==> flow/design.v <==
`timescale 1ns / 1ps
module Multiplier_25 (
    input  wire               clk,
    input  wire signed [24:0] a,
    input  wire signed [24:0] b,
    output wire signed [49:0] p
);
reg signed [24:0] a_r, b_r;
reg signed [49:0] p_1, p_2, p_3;
always @(posedge clk) begin
    a_r <= a;
    b_r <= b;
    p_1 <= a_r * b_r;
    p_2 <= p_1;
    p_3 <= p_2;
end
assign p = p_3;
endmodule
`timescale 1ns / 1ps
module Power_Spec_Cal(
           input wire clk,
           input wire rst,
           input wire dv,
           input wire [9:0] xk_index,
           input wire [24:0] fft_data_out_re,
           input wire [24:0] fft_data_out_im,
           output reg [49:0] Power_Spec,		 
           output reg data_valid,				 
           output reg dv_FFT					 
       );
reg signed [24:0] fftout_re_d;
reg signed [24:0] fftout_im_d;
wire signed [49:0] re_square;
wire signed [49:0] im_square;
reg [0:2] dv_reg;
always @(posedge clk or posedge rst)
begin : PipelineRegister_process
    if (rst == 1'b1) begin
        fftout_re_d <= 25'sb0;
        fftout_im_d <= 25'sb0;
    end
    else begin
        fftout_re_d <= fft_data_out_re;
        fftout_im_d <= fft_data_out_im;
    end
end
Multiplier_25 Multiplier_RE (
                  .clk(clk),  
                  .a(fftout_re_d),  
                  .b(fftout_re_d),  
                  .p(re_square)  
              );
Multiplier_25 Multiplier_IM (
                  .clk(clk),  
                  .a(fftout_im_d),  
                  .b(fftout_im_d),  
                  .p(im_square)  
              );
always @(posedge clk or posedge rst)
begin
    if(rst == 1)
        Power_Spec <= 0;
    else
        Power_Spec <= re_square + im_square;
end
always @(posedge clk or posedge rst)
begin
    if(rst == 1)
        data_valid <= 0;
    else
        data_valid <= dv_reg[1];
end
always @(posedge clk or posedge rst)
begin
    if(rst == 1)
    begin
        dv_reg[0] <= 0;
        dv_reg[1] <= 0;
        dv_reg[2] <= 0;
    end
    else
    begin
        dv_reg[0] <= (dv & xk_index[9]);	 
        dv_reg[1] <= dv_reg[0];
        dv_reg[2] <= dv_reg[1];
    end
end
always @(posedge clk or posedge rst)
begin
    if(rst == 1)
    begin
        dv_FFT <= 0;
    end
    else
    begin
        dv_FFT <= dv;
    end
end
endmodule
make LEC_CHECK=0 ABC_AREA=0 CAP_MARGIN=10 CELL_PAD_IN_SITES_GLOBAL_PLACEMENT=0 CORE_ASPECT_RATIO=0.72 CORE_MARGIN=2 CORE_UTILIZATION=72 CTS_CLUSTER_DIAMETER=30 CTS_CLUSTER_SIZE=71 MAX_ROUTING_LAYER=met5 PLACE_DENSITY_LB_ADDON=0.04 SETUP_SLACK_MARGIN=2.4 SLEW_MARGIN=35 TNS_END_PERCENT=30 finish   # period 8.15 ns
run.sh (not shown) runs the stock make flow with config.mk's settings and CLKGATE_MAP_FILE=.
The baseline ran to the end with no violations.
Next try:
Settings changed: ABC_AREA 0 to not set, CAP_MARGIN 10 to 20, CELL_PAD_IN_SITES_GLOBAL_PLACEMENT 0 to not set, CORE_ASPECT_RATIO 0.72 to not set, CTS_CLUSTER_DIAMETER 30 to not set, CTS_CLUSTER_SIZE 71 to not set, MAX_ROUTING_LAYER met5 to not set, PLACE_DENSITY set to 0.65, PLACE_DENSITY_LB_ADDON 0.04 to not set, SETUP_SLACK_MARGIN 2.4 to -0.49, SLEW_MARGIN 35 to 20, TNS_END_PERCENT 30 to not set.
Clock period 8.15 ns to 6.32 ns, I/O delays scaled along.
Now the flow finished but fails on setup timing.
Design area grows by 2.8%.
Via count grows by 2.4%.
Hold slack degrades by 0.0073 ns.
Global-route usage shrinks by 2.2 points.
Utilization grows by 1.4 points.
Sequential share of layout area shrinks by 0.47 points.

// Power_Spec_Cal: RTL as listed in full above, without the edits since
Settings: LEC_CHECK=0, CAP_MARGIN=20, CORE_MARGIN=2, CORE_UTILIZATION=72, PLACE_DENSITY=0.63, SETUP_SLACK_MARGIN=-0.38, SLEW_MARGIN=20; clock period 5.72 ns.
The starting point ran to the end with violations: setup timing.
Change:
Settings changed: ABC_AREA set to 1, CORE_UTILIZATION 72 to 69, CTS_CLUSTER_DIAMETER set to 367, PLACE_DENSITY 0.63 to 0.39, SETUP_SLACK_MARGIN -0.38 to unset.
Clock period 5.72 ns to 6.36 ns, I/O delays scaled along.
What happened:
- The new run ran to the end with violations: setup timing
- critical path depth drops by 5
- global-route usage drops by 2.4 points
- worst setup slack improves by 1300 ps
- die area climbs by 14%
Change:
Settings changed: ABC_AREA 1 to unset, CORE_UTILIZATION 69 to 71, CTS_CLUSTER_DIAMETER 367 to unset, PLACE_DENSITY 0.39 to 0.6.
Clock period 6.36 ns to 6.38 ns, I/O delays scaled along.
Outcome:
- The changed run completed and failed the layout checks on setup timing
- maximum frequency falls by 8.9%
- die area falls by 11%
- first-iteration DRC count falls by 32%
- core utilization rises by 9.0 points
- non-clock buffer count rises by 463
- register-to-register slack got worse by 610 ps
- cell area falls by 0.86%
- sequential share of layout area rises by 0.23 points
- via count falls by 13%
Change:
Settings changed: CORE_UTILIZATION 71 to 40.
Clock period 6.38 ns to 7.69 ns, I/O delays scaled along.
- With this change the flow completed with no timing, DRC or antenna violations
- clock-buffer cell count went up by 4
- routed wire length went down by 16%
- die size went up by 76%
- via count went down by 12%
Change:
Settings changed: CORE_ASPECT_RATIO set to 0.67, HOLD_SLACK_MARGIN set to 0.12, MAX_ROUTING_LAYER set to met4, PLACE_DENSITY 0.6 to unset, PLACE_DENSITY_LB_ADDON set to 0.04, TNS_END_PERCENT set to 50.
Clock period 7.69 ns to 8.0 ns, I/O delays scaled along.
Via count went down by about 2.5%.
Hold slack gains 8.2 ps.
Synthesized cell count is unchanged.
Die area hardly moves.
Clock skew went up by 5.0 ps.
Synthesized area stays the same.
Register-to-register slack gains 90 ps.
